## multiplier
module multiplier (
    output Ready,
    output Valid,
    output [31:0] R,
    input [15:0] X,
    input [15:0] Y,
    input Clk,
    input Rst
);
Size in the first run: roughly 1600 cells after synthesis, roughly 38 flip-flops, about 11000 µm² of cells after synthesis.
Settings: LEC_CHECK=0, CAP_MARGIN=20, CELL_PAD_IN_SITES_DETAIL_PLACEMENT=0, CORE_ASPECT_RATIO=1.88, CORE_MARGIN=2, CORE_UTILIZATION=67, CTS_CLUSTER_SIZE=75, HOLD_SLACK_MARGIN=-0.01, MIN_ROUTING_LAYER=met1, SETUP_SLACK_MARGIN=0.69, SLEW_MARGIN=10, TNS_END_PERCENT=5; clock period 9.48 ns.
run.sh (not shown) runs the stock make flow with config.mk's settings and CLKGATE_MAP_FILE=.
The baseline did not get past 5_1_grt with GRT-0116.
Next try:
- CELL_PAD_IN_SITES_DETAIL_PLACEMENT: 0 -> unset
- CORE_ASPECT_RATIO: 1.88 -> unset
- CORE_UTILIZATION: 67 -> 40
- CTS_CLUSTER_SIZE: 75 -> unset
- HOLD_SLACK_MARGIN: -0.01 -> unset
- MIN_ROUTING_LAYER: met1 -> unset
- SETUP_SLACK_MARGIN: 0.69 -> unset
- SLEW_MARGIN: 10 -> 20
- TNS_END_PERCENT: 5 -> unset
- clock period: 9.48 -> 13.0 ns (I/O delays scaled with it)
Result: This time the run ran to the end with no violations; area after synthesis stays the same; synthesized cell count is unchanged; die area is higher by well over a third.
Next try:
- CORE_UTILIZATION: 40 -> 58
- SETUP_SLACK_MARGIN: unset -> 1.26
- TNS_END_PERCENT: unset -> 40
- clock period: 13.0 -> 7.09 ns (I/O delays scaled with it)
Outcome:
- This time the run reached the layout checks and failed them: negative setup slack
- hold slack hardly moves
- power grows by well over a third
- die size shrinks by a quarter to a third
- final cell count grows slightly

---

multiplier again, from the RTL that the note above started with.
Design multiplier, start of the top module:
module multiplier (
    output Ready,
    output Valid,
    output [31:0] R,
    input [15:0] X,
    input [15:0] Y,
    input Clk,
    input Rst
);
==> flow/config.mk <==
export PLATFORM = sky130hd
export DESIGN_NAME = multiplier
export DESIGN_NICKNAME = multiplier
export VERILOG_FILES = /design/flow/design.v
export SDC_FILE = /design/flow/constraint.sdc
export NUM_CORES = 4
export LEC_CHECK = 0
export ABC_AREA = 1
export CAP_MARGIN = 5
export CORE_ASPECT_RATIO = 1.37
export CORE_MARGIN = 2
export CORE_UTILIZATION = 41
export CTS_CLUSTER_DIAMETER = 382
export CTS_CLUSTER_SIZE = 99
export PLACE_DENSITY = 0.76
export SETUP_SLACK_MARGIN = -0.67
export SLEW_MARGIN = 20
export TNS_END_PERCENT = 10
==> flow/constraint.sdc <==
create_clock -name core_clock -period 13.0 [get_ports {Clk}]
set_input_delay 2.6000 -clock core_clock [delete_from_list [all_inputs] [get_ports {Clk}]]
set_output_delay 2.6000 -clock core_clock [all_outputs]
set_load 0.01 [all_outputs]
The first run finished with timing, DRC and antenna clean.
Edit:
--- a/flow/config.mk
+++ b/flow/config.mk
@@ -9,2 +9,2 @@
-export CAP_MARGIN = 5
-export CORE_ASPECT_RATIO = 1.37
+export CAP_MARGIN = 20
+export CORE_ASPECT_RATIO = 1.34
@@ -12,2 +12,2 @@
-export CORE_UTILIZATION = 41
-export CTS_CLUSTER_DIAMETER = 382
+export CORE_UTILIZATION = 72
+export CTS_CLUSTER_DIAMETER = 288
@@ -15,2 +15 @@
-export PLACE_DENSITY = 0.76
-export SETUP_SLACK_MARGIN = -0.67
+export PLACE_DENSITY = 0.86
==> flow/constraint.sdc (replaced) <==
create_clock -name core_clock -period 4.9 [get_ports {Clk}]
set_input_delay 0.9800 -clock core_clock [delete_from_list [all_inputs] [get_ports {Clk}]]
set_output_delay 0.9800 -clock core_clock [all_outputs]
set_load 0.01 [all_outputs]
After rerunning: Now the flow never finished: it broke off in clock tree synthesis (4_1_cts) on DPL-0038. Synthesized area is unchanged. Synthesized cell count stays the same. Die size fell by 42%.
Edit:
--- a/flow/config.mk
+++ b/flow/config.mk
@@ -10 +9,0 @@
-export CORE_ASPECT_RATIO = 1.34
@@ -12,4 +11 @@
-export CORE_UTILIZATION = 72
-export CTS_CLUSTER_DIAMETER = 288
-export CTS_CLUSTER_SIZE = 99
-export PLACE_DENSITY = 0.86
+export CORE_UTILIZATION = 69
@@ -17 +12,0 @@
-export TNS_END_PERCENT = 10
==> flow/constraint.sdc (replaced) <==
create_clock -name core_clock -period 8.47 [get_ports {Clk}]
set_input_delay 1.6940 -clock core_clock [delete_from_list [all_inputs] [get_ports {Clk}]]
set_output_delay 1.6940 -clock core_clock [all_outputs]
set_load 0.01 [all_outputs]
Result:
- The new run did not get past clock tree synthesis (4_1_cts)
- die size came out higher by 4.1%
- synthesized cell count is unchanged
- synthesized area is unchanged
Edit:
--- a/flow/config.mk
+++ b/flow/config.mk
@@ -8 +7,0 @@
-export ABC_AREA = 1
@@ -11 +10,2 @@
-export CORE_UTILIZATION = 69
+export CORE_UTILIZATION = 65
+export SETUP_SLACK_MARGIN = -0.67
@@ -12,0 +13 @@
+export TNS_END_PERCENT = 40
==> flow/constraint.sdc (replaced) <==
create_clock -name core_clock -period 11.1 [get_ports {Clk}]
set_input_delay 2.2200 -clock core_clock [delete_from_list [all_inputs] [get_ports {Clk}]]
set_output_delay 2.2200 -clock core_clock [all_outputs]
set_load 0.01 [all_outputs]
Outcome: This time the run finished with setup timing left. Die area rose by 26%. Area after synthesis rose by 20%. Synthesized cell count rose by 17%.
Edit:
--- a/flow/config.mk
+++ b/flow/config.mk
@@ -7,0 +8 @@
+export ABC_AREA = 1
@@ -10,2 +11,3 @@
-export CORE_UTILIZATION = 65
-export SETUP_SLACK_MARGIN = -0.67
+export CORE_UTILIZATION = 70
+export CTS_CLUSTER_DIAMETER = 29
+export SETUP_SLACK_MARGIN = 2.14
@@ -13 +14,0 @@
-export TNS_END_PERCENT = 40
==> flow/constraint.sdc (replaced) <==
create_clock -name core_clock -period 8.75 [get_ports {Clk}]
set_input_delay 1.7500 -clock core_clock [delete_from_list [all_inputs] [get_ports {Clk}]]
set_output_delay 1.7500 -clock core_clock [all_outputs]
set_load 0.01 [all_outputs]
=> This time the run aborted during clock tree synthesis (4_1_cts), error DPL-0038; area after synthesis decreases by 17%; die size decreases by 22%; synthesized cell count decreases by 15%.
Edit:
--- a/flow/config.mk
+++ b/flow/config.mk
@@ -11,2 +11,3 @@
-export CORE_UTILIZATION = 70
-export CTS_CLUSTER_DIAMETER = 29
+export CORE_UTILIZATION = 66
+export CTS_CLUSTER_DIAMETER = 27
+export CTS_CLUSTER_SIZE = 99
After rerunning: The new run failed in clock tree synthesis (4_1_cts) with DPL-0033; area after synthesis is unchanged; synthesized cell count does not change; die size came out higher by a few percent.

---

multiplier again, from the RTL that the note above started with.
Design multiplier, start of the top module:
module multiplier (
    output Ready,
    output Valid,
    output [31:0] R,
    input [15:0] X,
    input [15:0] Y,
    input Clk,
    input Rst
);
make LEC_CHECK=0 ABC_AREA=0 CAP_MARGIN=15 CELL_PAD_IN_SITES_DETAIL_PLACEMENT=1 CELL_PAD_IN_SITES_GLOBAL_PLACEMENT=0 CORE_MARGIN=4 CORE_UTILIZATION=70 CTS_CLUSTER_DIAMETER=234 GPL_ROUTABILITY_DRIVEN=1 GPL_TIMING_DRIVEN=0 HOLD_SLACK_MARGIN=0.09 MAX_ROUTING_LAYER=met4 PLACE_DENSITY_LB_ADDON=0.1 SETUP_SLACK_MARGIN=2.99 SLEW_MARGIN=35 TNS_END_PERCENT=85 finish   # period 15.0 ns
The first run aborted during detailed placement (3_5_place_dp) (DPL-0033).
Then changed:
CAP_MARGIN = 20   (was 15)
CELL_PAD_IN_SITES_DETAIL_PLACEMENT = 0   (was 1)
CELL_PAD_IN_SITES_GLOBAL_PLACEMENT = default   (was 0)
CORE_MARGIN = 2   (was 4)
CORE_UTILIZATION = 50   (was 70)
CTS_CLUSTER_DIAMETER = 119   (was 234)
GPL_ROUTABILITY_DRIVEN = 0   (was 1)
GPL_TIMING_DRIVEN = default   (was 0)
HOLD_SLACK_MARGIN = 0.24   (was 0.09)
PLACE_DENSITY_LB_ADDON = 0.0   (was 0.1)
SLEW_MARGIN = 30   (was 35)
What happened: This time the run finished clean. Die size rises by about 30%. Synthesized area stays the same. Synthesized cell count stays the same.
Then changed:
CAP_MARGIN = 0   (was 20)
CORE_UTILIZATION = 72   (was 50)
CTS_CLUSTER_SIZE = 59   (was default)
HOLD_SLACK_MARGIN = -0.1   (was 0.24)
SETUP_SLACK_MARGIN = 2.71   (was 2.99)
Effect:
- With this change the flow died in global routing (5_1_grt)
- synthesized cell count is unchanged
- die size falls by a quarter to a third
- synthesized area stays the same
Then changed:
CAP_MARGIN = 20   (was 0)
CORE_UTILIZATION = 58   (was 72)
CTS_CLUSTER_SIZE = default   (was 59)
HOLD_SLACK_MARGIN = 0.24   (was -0.1)
SETUP_SLACK_MARGIN = -0.42   (was 2.71)
clock period = 9.63 ns   (was 15.0 ns; I/O delays follow)
=>
- The changed run finished with setup timing left
- synthesized cell count is unchanged
- die area increases by 23%
- synthesized area stays the same

---

## try-harbor
Starting RTL as in the previous note.
## multiplier
module multiplier (
    output Ready,
    output Valid,
    output [31:0] R,
    input [15:0] X,
    input [15:0] Y,
    input Clk,
    input Rst
);
    wire [31:0] tmpR;
    Mul mul_1 (tmpR, X, Y);
    Outputer o_0 (Ready, Valid, R, tmpR, Clk, Rst);
endmodule
Settings: LEC_CHECK=0, ABC_AREA=1, CAP_MARGIN=20, CELL_PAD_IN_SITES_DETAIL_PLACEMENT=2, CORE_MARGIN=5, CORE_UTILIZATION=64, CTS_CLUSTER_DIAMETER=245, GPL_ROUTABILITY_DRIVEN=0, GPL_TIMING_DRIVEN=1, HOLD_SLACK_MARGIN=0.08, MAX_ROUTING_LAYER=met4, PLACE_DENSITY_LB_ADDON=0.01, SLEW_MARGIN=35; clock period 20.5 ns.
The flow ended early for try-harbor: it failed with a tool error in detailed placement (3_5_place_dp).
Edits applied to the flow inputs when going from try-harbor to try-indigo:
==> flow/config.mk <==
export PLATFORM = sky130hd
export DESIGN_NAME = multiplier
export DESIGN_NICKNAME = multiplier
export VERILOG_FILES = /design/flow/design.v
export SDC_FILE = /design/flow/constraint.sdc
export NUM_CORES = 4
export LEC_CHECK = 0
export CAP_MARGIN = 20
export CORE_MARGIN = 2
export CORE_UTILIZATION = 40
export GPL_TIMING_DRIVEN = 0
export PLACE_DENSITY_LB_ADDON = 0.01
export SLEW_MARGIN = 20
==> flow/constraint.sdc <==
create_clock -name core_clock -period 13.0 [get_ports {Clk}]
set_input_delay 2.6000 -clock core_clock [delete_from_list [all_inputs] [get_ports {Clk}]]
set_output_delay 2.6000 -clock core_clock [all_outputs]
set_load 0.01 [all_outputs]
### Flow results
Die extent in x, try-indigo and try-harbor: lower on try-harbor
In the tables for try-indigo and try-harbor, initial core utilization reads lower with try-indigo.
Taking try-indigo over try-harbor, the row count ratio works out to 1.4.
Although it ran to completion, try-indigo produced a layout that fails the final checks because of setup timing.
Lower number of unique standard cell types used by synthesis among try-indigo and try-harbor: try-harbor
Going from try-harbor to try-indigo, post-synthesis area per instance grows by about 2.2%.
Diff try-harbor -> try-indigo: area of the synthesized netlist per yosys stat now sits higher; die footprint up 12000 um^2; adder and majority gate portion of the synthesized area saw a decrease; area after synthesis shows an increase of about 20%.
What try-ember does differently from try-indigo at the input level:
diff --git a/flow/config.mk b/flow/config.mk
--- a/flow/config.mk
+++ b/flow/config.mk
@@ -8,6 +8,5 @@
 export CAP_MARGIN = 20
 export CORE_MARGIN = 2
-export CORE_UTILIZATION = 40
-export GPL_TIMING_DRIVEN = 0
-export PLACE_DENSITY_LB_ADDON = 0.01
+export CORE_UTILIZATION = 66
+export SETUP_SLACK_MARGIN = 2.14
 export SLEW_MARGIN = 20
==> flow/constraint.sdc <==
create_clock -name core_clock -period 8.75 [get_ports {Clk}]
set_input_delay 1.7500 -clock core_clock [delete_from_list [all_inputs] [get_ports {Clk}]]
set_output_delay 1.7500 -clock core_clock [all_outputs]
set_load 0.01 [all_outputs]
Results
Every stage of try-indigo finished as expected; the final checks, on the other hand, flagged setup timing, which means the layout fails.
Flow for try-ember halted at global routing (5_1_grt), error code GRT-0116.
Of try-ember and try-indigo, try-indigo shows the higher die footprint, with try-ember below it.
Comparing try-indigo with try-ember, the synthesized cell count came out essentially unchanged.
Relative to try-indigo, total of cells resized after clock tree synthesis has gone up in try-ember.
For try-amber, these inputs were changed with respect to try-ember:
diff --git a/flow/config.mk b/flow/config.mk
--- a/flow/config.mk
+++ b/flow/config.mk
@@ -8,5 +8,4 @@
 export CAP_MARGIN = 20
 export CORE_MARGIN = 2
-export CORE_UTILIZATION = 66
-export SETUP_SLACK_MARGIN = 2.14
+export CORE_UTILIZATION = 40
 export SLEW_MARGIN = 20
==> flow/constraint.sdc <==
create_clock -name core_clock -period 12.7 [get_ports {Clk}]
set_input_delay 2.5400 -clock core_clock [delete_from_list [all_inputs] [get_ports {Clk}]]
set_output_delay 2.5400 -clock core_clock [all_outputs]
set_load 0.01 [all_outputs]
Notes after the runs:
- try-amber vs try-ember — vertical die dimension climbed by more than a quarter
- Against try-ember, worst setup slack before clock tree synthesis in try-amber came out better.
- Yosys chip area: try-ember vs try-amber identical
- try-amber ended with less core utilization before placement than try-ember.
- As far as count of different cell masters after synthesis goes, try-ember and try-amber are indistinguishable; the numbers are identical.
- try-amber finished all stages; the layout is clean.
- The flow ended early for try-ember: it failed with a tool error in global routing (5_1_grt).
- Going from try-ember to try-amber, area of the core rose by about 70%; routability-driven placement congestion ratio fell by about 4%.
- From try-ember to try-amber the numbers moved as follows: die area increased about 60%, buffer count from post-CTS setup fixing decreased 25, placed cell area decreased about 6%.
Modified inputs, try-raven compared to try-amber
diff --git a/flow/config.mk b/flow/config.mk
--- a/flow/config.mk
+++ b/flow/config.mk
@@ -6,6 +6,9 @@
 export NUM_CORES = 4
 export LEC_CHECK = 0
+export ABC_AREA = 1
 export CAP_MARGIN = 20
 export CORE_MARGIN = 2
-export CORE_UTILIZATION = 40
+export CORE_UTILIZATION = 69
+export CTS_CLUSTER_SIZE = 99
+export PLACE_DENSITY = 0.36
 export SLEW_MARGIN = 20
==> flow/constraint.sdc <==
create_clock -name core_clock -period 5.66 [get_ports {Clk}]
set_input_delay 1.1320 -clock core_clock [delete_from_list [all_inputs] [get_ports {Clk}]]
set_output_delay 1.1320 -clock core_clock [all_outputs]
set_load 0.01 [all_outputs]
Results
- The remaining runs in try-amber and try-raven completed every stage, whereas try-raven halted early.
- Going from try-amber to try-raven, yosys cell count shrank by more than 10%.
- Per the comparison of try-raven with try-amber, floorplan utilization grew by 30 points; number of rows in the core area fell about 30%; average footprint of a synthesized cell decreased 2.2%.

---

Setup of alpha:
multiplier again, from the RTL that the note above started with.
clock: 14.3 ns
lec_check: 0
cap_margin: 20
cell_pad_in_sites_detail_placement: 2
core_aspect_ratio: 1.88
core_margin: 2
core_utilization: 28
cts_cluster_size: 75
min_routing_layer: met1
setup_slack_margin: 0.69
slew_margin: 30
tns_end_percent: 70
Finished, but not clean: alpha, with negative setup slack.
Changes in beta relative to alpha:
- SLEW_MARGIN changed from 30 to 10
- TNS_END_PERCENT changed from 70 to 5
- CELL_PAD_IN_SITES_DETAIL_PLACEMENT changed from 2 to 0
- the clock period (ns, I/O delays scaled along) changed from 14.3 to 9.48
Findings:
beta -> stages 100% | layout checks FAIL | negative setup slack. Compared with alpha, beta shows a lower wire length. Taking alpha as the reference point, the relative contribution of combinational cells to total power of beta falls by 1.2 points. On fraction of area in clock buffers and inverters, alpha and beta are neck and neck. The critical-path cell with the highest stage delay comes out sky130_fd_sc_hd__or4_1 in one run and sky130_fd_sc_hd__a221oi_4 in the other, namely in beta and alpha respectively. The design area reported for beta is greater than that of alpha by 9.6%.
Here is what was changed in the inputs of gamma compared with beta.
- CORE_ASPECT_RATIO removed (was 1.88)
- CTS_CLUSTER_SIZE removed (was 75)
- MIN_ROUTING_LAYER removed (was met1)
- CORE_UTILIZATION changed from 28 to 27
- TNS_END_PERCENT removed (was 5)
- CELL_PAD_IN_SITES_DETAIL_PLACEMENT removed (was 0)
- SLEW_MARGIN changed from 10 to 20
- SETUP_SLACK_MARGIN removed (was 0.69)
- the clock period (ns, I/O delays scaled along) changed from 9.48 to 14.6
### Flow results
gamma: flow completed, timing, DRC and antenna clean
Re critical path depth: gamma is about 20% up on beta.
In gamma the share of the clock period used by the worst path turned out 28 points lower than in beta.
Lower non-clock buffer share of cell area goes to gamma over beta.
Side by side, max-slew headroom at the worst pin turned out higher in gamma than in beta.
Sort beta and gamma by power, descending, and beta comes first.
Going from beta to gamma, design area fell 15%; flip-flop and latch share of the layout cell area rose 0.87 points; area of the chip rose 1400 um2; post-cts gate resize count fell 66.
Wire length of the first global-routing pass, beta and gamma, higher one = beta.
As far as synthesized cell count is concerned, gamma and beta perform about the same.
Power and IR drop assume default switching activity.
